Design ws2812_top, start of the top module:
module ws2812_top(input clk, input reset, input spi_valid, input spi_data, output led);
Size in the first run: about 7,900 cells after synthesis, about 1,600 flip-flops, roughly 75,000 sq um of cells after synthesis.
clock: 10.2 ns
lec_check: 0
abc_area: 1
cap_margin: 30
core_aspect_ratio: 1.32
core_margin: 2
core_utilization: 72
cts_cluster_diameter: 353
cts_cluster_size: 10
place_density_lb_addon: 0.2
setup_slack_margin: 2.98
slew_margin: 20
run.sh (not shown) runs the stock make flow with config.mk's settings and CLKGATE_MAP_FILE=.
Rerun with:
Settings changed: ABC_AREA 1 to default, CAP_MARGIN 30 to 20, CORE_ASPECT_RATIO 1.32 to default, CTS_CLUSTER_DIAMETER 353 to default, CTS_CLUSTER_SIZE 10 to default, PLACE_DENSITY from default to 0.6, PLACE_DENSITY_LB_ADDON 0.2 to default, SETUP_SLACK_MARGIN 2.98 to 2.24.
Clock period 10.2 ns to 7.51 ns, I/O delays scaled along.
Outcome: The changed run finished with timing, DRC and antenna clean. Non-clock buffer count decreases by 22. First-iteration DRC count falls by a few percent. Critical path depth does not change. Cell area shrinks by a few percent. Setup slack gets worse by 2500 ps. Routed wire length went down by roughly a tenth. Worst hold slack improved by 13 ps. Global-route usage goes down by 1.8 points.
Rerun with:
Settings changed: CAP_MARGIN 20 to 15, CORE_ASPECT_RATIO from default to 0.72, CTS_CLUSTER_SIZE from default to 70, PLACE_DENSITY 0.6 to default, PLACE_DENSITY_LB_ADDON from default to 0.0, SETUP_SLACK_MARGIN 2.24 to 2.21.
- power is lower by 1.3%
- non-clock buffer count is lower by 12
- cell area is lower by 0.54%
- area after synthesis is unchanged
- clock-buffer cell count is lower by 20
- cell count is lower by 0.51%
- setup slack loses 40 ps
- die size barely changes
- synthesized cell count is unchanged
Rerun with:
Settings changed: CAP_MARGIN 15 to 20, CORE_ASPECT_RATIO 0.72 to default, CTS_CLUSTER_SIZE 70 to 72, GPL_ROUTABILITY_DRIVEN from default to 1, SETUP_SLACK_MARGIN 2.21 to 2.15.
What happened: Power came out higher by 2.4%. Routed wire length shrinks by 0.56%. Design area came out higher by 0.62%. Via count climbs by 0.45%. Worst setup slack gets worse by 55 ps. Hold slack improved by 7.3 ps. Clock power is higher by 5.7%.
Rerun with:
Settings changed: CAP_MARGIN 20 to 15, CORE_ASPECT_RATIO from default to 0.72, CTS_CLUSTER_SIZE 72 to 70, GPL_ROUTABILITY_DRIVEN 1 to default, SETUP_SLACK_MARGIN 2.15 to 2.21, TNS_END_PERCENT from default to 5.
=>
- The changed run ran to the end with no violations
- global-route usage went up by 0.21 points
- worst setup slack degrades by 110 ps
- wire length rose by 0.69%
- final area went down by 0.63%
- core utilization is lower by 0.82 points
- power shrinks by 2.4%
- maximum frequency goes down by 2.2%
Rerun with:
Settings changed: CORE_ASPECT_RATIO 0.72 to default, TNS_END_PERCENT 5 to default.
The new run went through all stages and came out clean.
Non-clock buffer count came out higher by 8.
Routed wire length came out lower by 0.95%.
Synthesized area does not change.
Register-to-register slack improves by 270 ps.
Critical path depth does not change.
Combinational power came out lower by about 3%.
Worst setup slack improves by 97 ps.
Clock power came out higher by about 5.6%.
Via count came out higher by about 0.55%.

Starting RTL as in the previous note.
clock: 48.9 ns
lec_check: 0
abc_area: 1
cap_margin: 40
cell_pad_in_sites_detail_placement: 1
core_margin: 2
core_utilization: 40
cts_cluster_diameter: 324
cts_cluster_size: 26
gpl_routability_driven: 0
max_routing_layer: met5
place_density_lb_addon: 0.15
setup_slack_margin: 5.0
slew_margin: 0
tns_end_percent: 80
Then changed:
ABC_AREA = default   (was 1)
CTS_CLUSTER_DIAMETER = default   (was 324)
CTS_CLUSTER_SIZE = 94   (was 26)
HOLD_SLACK_MARGIN = -0.01   (was default)
MAX_ROUTING_LAYER = met4   (was met5)
PLACE_DENSITY_LB_ADDON = 0.12   (was 0.15)
SETUP_SLACK_MARGIN = default   (was 5.0)
SLEW_MARGIN = 20   (was 0)
TNS_END_PERCENT = default   (was 80)
After rerunning: Worst setup slack got worse by 0.45 ns; critical path depth rises by 8; cell area is higher slightly; clock-buffer cell count is higher by 128; non-clock buffer count grows by 13; power went up by about a fifth; clock power climbs by well over a third.
Then changed:
CAP_MARGIN = 20   (was 40)
CELL_PAD_IN_SITES_DETAIL_PLACEMENT = default   (was 1)
CORE_UTILIZATION = 72   (was 40)
CTS_CLUSTER_DIAMETER = 213   (was default)
CTS_CLUSTER_SIZE = default   (was 94)
GPL_ROUTABILITY_DRIVEN = default   (was 0)
HOLD_SLACK_MARGIN = default   (was -0.01)
MAX_ROUTING_LAYER = default   (was met4)
PLACE_DENSITY = 0.6   (was default)
PLACE_DENSITY_LB_ADDON = default   (was 0.12)
SETUP_SLACK_MARGIN = 2.2   (was default)
clock period = 7.51 ns   (was 48.9 ns; I/O delays follow)
=>
- setup slack gets worse by 33 ns
- via count increases by 2.5%
- utilization increases by 34 points
- non-clock buffer count decreases by 51
- power increases to 6.2 times its value
Then changed:
CORE_ASPECT_RATIO = 0.71   (was default)
CTS_CLUSTER_DIAMETER = default   (was 213)
CTS_CLUSTER_SIZE = 72   (was default)
GPL_ROUTABILITY_DRIVEN = 1   (was default)
PLACE_DENSITY = default   (was 0.6)
PLACE_DENSITY_LB_ADDON = 0.0   (was default)
SETUP_SLACK_MARGIN = -0.38   (was 2.2)
Cell area is lower by 0.60%.
Non-clock buffer count increases by 2.
Global-route usage is higher by 0.50 points.

## job 6288
Starting RTL as in the previous note.
## ws2812_top
module ws2812_top(input clk, input reset, input spi_valid, input spi_data, output led);
	parameter NUM_LEDS = 32;
	localparam NUM_BITS = NUM_LEDS*24;
	reg switch;
	wire q1,q2;
	reg[12:0] writeCount;
	wire read;	
	wire write ;		   	   
	wire empty1, empty2;
	reg justSwitched;
	bit_fifo #(.DEPTH(NUM_BITS)) fifo1(
		.clk(clk),
		.reset(reset),
		.din(spi_data),
		.wr_en(spi_valid & ~switch & write),
		.rd_en(read & switch),
		.q(q1),
		.empty(empty1),
		.full()
	);	   
	bit_fifo #(.DEPTH(NUM_BITS)) fifo2(
		.clk(clk),
		.reset(reset),
		.din(spi_data),
		.wr_en(spi_valid & switch & write),
		.rd_en(read & ~switch),
		.q(q2),
		.empty(empty2),
		.full()
	);		  
	wire readData;
	assign readData = switch ? q1 : q2;
	wire empty;
	assign empty = switch ? empty1 : empty2;
	wire ledFinished;  
	wire readDriver;
	assign read = readDriver | justSwitched;
	ledDriver ledDriver_inst(
		.clk(clk),
		.reset(reset),
		.led(led),
		.data(readData),   
		.lastBit(empty),
		.start(justSwitched),
		.finish(ledFinished),
		.read(readDriver)				  
	);
	reg ledRealFinished;
	reg firstRun;
	always @(posedge clk) begin
		if (reset) begin
			firstRun <= 1;		 
			ledRealFinished <= 1;
		end else begin
			if (justSwitched) begin
				firstRun <= 0;				
			end
			if (ledFinished)
				ledRealFinished <= 1;
			else if (justSwitched)
				ledRealFinished <= 0;
		end
	end
	reg spiFinished;
	reg seenSwitch;
	assign write = ~spiFinished | (seenSwitch!=switch);	
	wire spiRealFinished;
	assign spiRealFinished = spiFinished & (seenSwitch==switch);
	always @(posedge clk) begin
		if (reset) begin 
			writeCount <= 0;
			spiFinished <= 0;
			seenSwitch <= 0;
		end else if (spi_valid) begin
			if (writeCount==NUM_BITS-1) begin   
				if (seenSwitch!=switch) begin
					writeCount <= 1;  
					spiFinished <= 0;
				end else begin
					spiFinished <= 1;
				end
			end else begin
				writeCount <= writeCount + 1;
				spiFinished <= 0;		 
				seenSwitch <= switch;
			end
		end
	end			 
	always @(posedge clk) begin
		if (reset) begin
			switch <= 0;			  
			justSwitched <= 0;
		end else begin	
			if ((firstRun | ledRealFinished) & spiRealFinished) begin
				switch <= ~switch;
				justSwitched <= 1;
			end else
  ...
clock: 7.51 ns
lec_check: 0
cap_margin: 40
core_aspect_ratio: 1.33
core_margin: 2
core_utilization: 72
cts_cluster_size: 72
gpl_routability_driven: 1
place_density_lb_addon: 0.0
setup_slack_margin: 2.15
slew_margin: 20
Edits applied to the flow inputs when going from job 6288 to job 1412:
# job 6288
export LEC_CHECK = 0
export CAP_MARGIN = 40
export CORE_ASPECT_RATIO = 1.33
export CORE_MARGIN = 2
export CORE_UTILIZATION = 72
export CTS_CLUSTER_SIZE = 72
export GPL_ROUTABILITY_DRIVEN = 1
export PLACE_DENSITY_LB_ADDON = 0.0
export SETUP_SLACK_MARGIN = 2.15
export SLEW_MARGIN = 20
create_clock -name core_clock -period 7.51 [get_ports {clk}]
# job 1412
export LEC_CHECK = 0
export CAP_MARGIN = 20
export CORE_MARGIN = 2
export CORE_UTILIZATION = 70
export CTS_CLUSTER_SIZE = 61
export PLACE_DENSITY_LB_ADDON = 0.0
export SETUP_SLACK_MARGIN = 2.21
export SLEW_MARGIN = 20
create_clock -name core_clock -period 7.51 [get_ports {clk}]
[summary]
Non-clock buffer count, job 6288 and job 1412, lower one = job 1412.
Min cell-internal power across job 6288 and job 1412: job 6288
Going from job 6288 to job 1412, the die area was enlarged.
[job 1412] least setup slack across all paths after layout fell 0.024 ns relative to job 6288
Number of tap instances on job 1412 is up relative to job 6288.
Compared with job 6288, job 1412 ends up with less cell area.
In summary, job 1412 completed successfully, with a layout that passed the timing, design-rule and antenna checks.
The clock buffer count in job 1412 is 1.10 times that in job 6288.
Going from job 6288 to job 1412, initial antenna violation count higher, global routing usage summed across all routing layers lower, total detailed-routing wirelength higher.
Relative to job 1412, the following input files were edited for job 4126:
# job 1412
export LEC_CHECK = 0
export CAP_MARGIN = 20
export CORE_MARGIN = 2
export CORE_UTILIZATION = 70
export CTS_CLUSTER_SIZE = 61
export PLACE_DENSITY_LB_ADDON = 0.0
export SETUP_SLACK_MARGIN = 2.21
export SLEW_MARGIN = 20
create_clock -name core_clock -period 7.51 [get_ports {clk}]
# job 4126
export LEC_CHECK = 0
export CAP_MARGIN = 20
export CORE_MARGIN = 2
export CORE_UTILIZATION = 72
export CTS_CLUSTER_SIZE = 72
export GPL_ROUTABILITY_DRIVEN = 1
export PLACE_DENSITY_LB_ADDON = 0.0
export SETUP_SLACK_MARGIN = 2.15
export SLEW_MARGIN = 20
export TNS_END_PERCENT = 5
create_clock -name core_clock -period 7.51 [get_ports {clk}]
- Diff job 1412 -> job 4126: total detailed-routing wirelength went down; number of clock buffers in the layout up 18; clock insertion delay at the later pin of the skew report went down 0.02 ns.
- Taking job 1412 as the reference point, the clock period minus final worst setup slack of job 4126 rises by 0.0088 ns.
- In the final design statistics, job 4126 uses fewer standard cells in total than job 1412.
- Utilization job 1412 -> job 4126: up
What job 1129 does differently from job 4126 at the input level:
# job 4126
export LEC_CHECK = 0
export CAP_MARGIN = 20
export CORE_MARGIN = 2
export CORE_UTILIZATION = 72
export CTS_CLUSTER_SIZE = 72
export GPL_ROUTABILITY_DRIVEN = 1
export PLACE_DENSITY_LB_ADDON = 0.0
export SETUP_SLACK_MARGIN = 2.15
export SLEW_MARGIN = 20
export TNS_END_PERCENT = 5
create_clock -name core_clock -period 7.51 [get_ports {clk}]
# job 1129
export LEC_CHECK = 0
export CAP_MARGIN = 20
export CORE_MARGIN = 2
export CORE_UTILIZATION = 72
export CTS_CLUSTER_SIZE = 10
export PLACE_DENSITY = 0.6
export SETUP_SLACK_MARGIN = 2.24
export SLEW_MARGIN = 35
create_clock -name core_clock -period 7.51 [get_ports {clk}]
[summary]
- Job 1129 ran to completion and came out clean on the timing, design-rule and antenna checks.
- Taking job 4126 as the reference, in job 1129 via count of the first global-routing pass was more or less identical, sum of internal, switching and leakage power went down by about 0.9%, standard cell area after detailed placement was more or less identical, number of hold violations in the final report was more or less identical, count of non-CTS buffers in the layout went down by about 3%.
- Job 4126 → job 1129: setup slack of the worst register-to-register path increased by 0.03 ns relative to the old numbers; sequential share of layout area closely matched the old numbers; cell count decreased by about 0.6% relative to the old numbers; met2 global-route usage increased by 0.46 points relative to the old numbers.
- Job 4126 and job 1129 ended up with roughly the same leakage power total.

== JK ==
The RTL this note starts from:
==> flow/design.v <==
module bit_fifo #(parameter DEPTH = 768) (
	input clk,
	input reset,
	input din,
	input wr_en,
	input rd_en,
	output reg q,
	output empty,
	output full
);
	localparam AW = $clog2(DEPTH);
	localparam CW = $clog2(DEPTH+1);
	reg mem [0:DEPTH-1];
	reg [AW-1:0] wr_ptr;
	reg [AW-1:0] rd_ptr;
	reg [CW-1:0] count;
	wire do_wr = wr_en & ~full;
	wire do_rd = rd_en & ~empty;
	assign empty = (count == 0);
	assign full = (count == DEPTH);
	always @(posedge clk) begin
		if (do_wr)
			mem[wr_ptr] <= din;
	end
	always @(posedge clk) begin
		if (reset) begin
			wr_ptr <= 0;
			rd_ptr <= 0;
			count <= 0;
			q <= 0;
		end else begin
			if (do_wr)
				wr_ptr <= (wr_ptr == DEPTH-1) ? {AW{1'b0}} : wr_ptr + 1'b1;
			if (do_rd) begin
				q <= mem[rd_ptr];
				rd_ptr <= (rd_ptr == DEPTH-1) ? {AW{1'b0}} : rd_ptr + 1'b1;
			end
			if (do_wr & ~do_rd)
				count <= count + 1'b1;
			else if (do_rd & ~do_wr)
				count <= count - 1'b1;
		end
	end
endmodule
module ledDriver(input clk, input reset, output reg led, input data, input lastBit, input start, output finish, output reg read);
	reg running;
	reg resCounting;
	reg[4:0] count;
	always @(posedge clk) begin
		if (reset || ~running) begin
			count<=0;
		end else begin
			if (count!=24) begin
				count <= count + 1;
			end else begin
			 count <=0;
			end
		end
	end
  reg firstbit;
	always @(posedge clk) begin
	  if (reset) begin
	    running <= 0;
	    firstbit <= 1;	   
		read <= 0;
		resCounting <= 0;
	  end else begin
	    if (~running & start) begin
	      running <= 1;
	      firstbit <= 1;
	    end else if (running) begin
	      firstbit<=0;
	      if (lastBit && count==24) begin
	        running <= 0;
	        resCounting <= 1;	 
			read <= 0;
	      end else if (count==0 && ~firstbit) begin
			read <= 1;
	      end else read <= 0;
	    end else if (resCounting && finish) begin
	      resCounting <= 0;
	    end
	  end
	end
	always @(posedge clk) begin
		if (reset || ~running) begin
			led <= 0;
		end else begin
			if (count==0) begin
				led <= 1;
			end else if ( (count==8 && ~data) || (count==16 && data)) begin
				led<=0;
			end
		end
	end
	reg [10:0] resCounter;
	always @(posedge clk) begin
	  if (reset || ~resCounting) begin
	    resCounter<=0;
	  end else begin
	    resCounter <= resCounter+1;
	  end
	end
	assign finish = resCounter==11'h7FF;
endmodule
module ws2812_top(input clk, input reset, input spi_valid, input spi_data, output led);
	parameter NUM_LEDS = 32;
	localparam NUM_BITS = NUM_LEDS*24;
	reg switch;
	wire q1,q2;
	reg[12:0] writeCount;
	wire read;	
	wire write ;		   	   
	wire empty1, empty2;
	reg justSwitched;
	bit_fifo #(.DEPTH(NUM_BITS)) fifo1(
		.clk(clk),
		.reset(reset),
		.din(spi_data),
		.wr_en(spi_valid & ~switch & write),
		.rd_en(read & switch),
		.q(q1),
		.empty(empty1),
		.full()
	);	   
	bit_fifo #(.DEPTH(NUM_BITS)) fifo2(
		.clk(clk),
		.reset(reset),
		.din(spi_data),
		.wr_en(spi_valid & switch & write),
		.rd_en(read & ~switch),
		.q(q2),
		.empty(empty2),
		.full()
	);		  
	wire readData;
	assign readData = switch ? q1 : q2;
	wire empty;
	assign empty = switch ? empty1 : empty2;
	wire ledFinished;  
	wire readDriver;
	assign read = readDriver | justSwitched;
	ledDriver ledDriver_inst(
		.clk(clk),
		.reset(reset),
		.led(led),
		.data(readData),   
		.lastBit(empty),
		.start(justSwitched),
		.finish(ledFinished),
		.read(readDriver)				  
	);
	reg ledRealFinished;
	reg firstRun;
	always @(posedge clk) begin
		if (reset) begin
			firstRun <= 1;		 
			ledRealFinished <= 1;
		end else begin
			if (justSwitched) begin
				firstRun <= 0;				
			end
			if (ledFinished)
				ledRealFinished <= 1;
			else if (justSwitched)
				ledRealFinished <= 0;
		end
	end
	reg spiFinished;
	reg seenSwitch;
	assign write = ~spiFinished | (seenSwitch!=switch);	
	wire spiRealFinished;
	assign spiRealFinished = spiFinished & (seenSwitch==switch);
	always @(posedge clk) begin
		if (reset) begin 
			writeCount <= 0;
			spiFinished <= 0;
			seenSwitch <= 0;
		end else if (spi_valid) begin
			if (writeCount==NUM_BITS-1) begin   
				if (seenSwitch!=switch) begin
					writeCount <= 1;  
					spiFinished <= 0;
				end else begin
					spiFinished <= 1;
				end
			end else begin
				writeCount <= writeCount + 1;
				spiFinished <= 0;		 
				seenSwitch <= switch;
			end
		end
	end			 
	always @(posedge clk) begin
		if (reset) begin
			switch <= 0;			  
			justSwitched <= 0;
		end else begin	
			if ((firstRun | ledRealFinished) & spiRealFinished) begin
				switch <= ~switch;
				justSwitched <= 1;
			end else
				justSwitched <= 0;
		end
	end	
endmodule
Settings: LEC_CHECK=0, CAP_MARGIN=20, CORE_ASPECT_RATIO=1.42, CORE_MARGIN=2, CORE_UTILIZATION=72, CTS_CLUSTER_DIAMETER=213, CTS_CLUSTER_SIZE=10, PLACE_DENSITY=0.72, SETUP_SLACK_MARGIN=2.2, SLEW_MARGIN=20, TNS_END_PERCENT=10; clock period 7.51 ns.
The following lists how MS was set up differently from JK:
Settings: CAP_MARGIN now 40, was 20; TNS_END_PERCENT no longer set, was 10; SETUP_SLACK_MARGIN now 2.21, was 2.2; CTS_CLUSTER_SIZE now 70, was 10; CORE_ASPECT_RATIO now 0.72, was 1.42; PLACE_DENSITY_LB_ADDON now 0.0, previously not set; CTS_CLUSTER_DIAMETER no longer set, was 213; PLACE_DENSITY no longer set, was 0.72.
[summary]
- Delta (MS minus JK): global route total overflow flat, worst setup slack after layout shrank by 0.10 ns, share of total power in the clock network went down 1.5 points, wire length the detailed router placed on met1 shows an increase of about 14%.
--- input diff MS..AL ---
Settings: changing CTS_CLUSTER_SIZE from 70 to 72; changing SETUP_SLACK_MARGIN from 2.21 to 2.15; changing CAP_MARGIN from 40 to 15; setting GPL_ROUTABILITY_DRIVEN to 1 for the first time.
==> comparison <==
- Worst slack on hold paths across AL and MS: no real change.
- Final estimated routing congestion in global placement delta (AL -> MS): insignificant
- Area overhead of the layout relative to synthesis: AL < MS
- Register-to-register slack is higher on MS
- Going from MS to AL, the worst max-slew margin expressed relative to the limit was found to have gone up by 3.4 points.
- Diff MS -> AL: final critical-path share of the clock period picked up an extra 0.98 points, final wirelength went up 610 µm, clock-cell share of area saw an increase, clock-buffer cell count went down by 7, total routed wire length on the met1 layer went up 800 µm.
Power figures rest on the tool's default switching activity, not on a simulated workload.
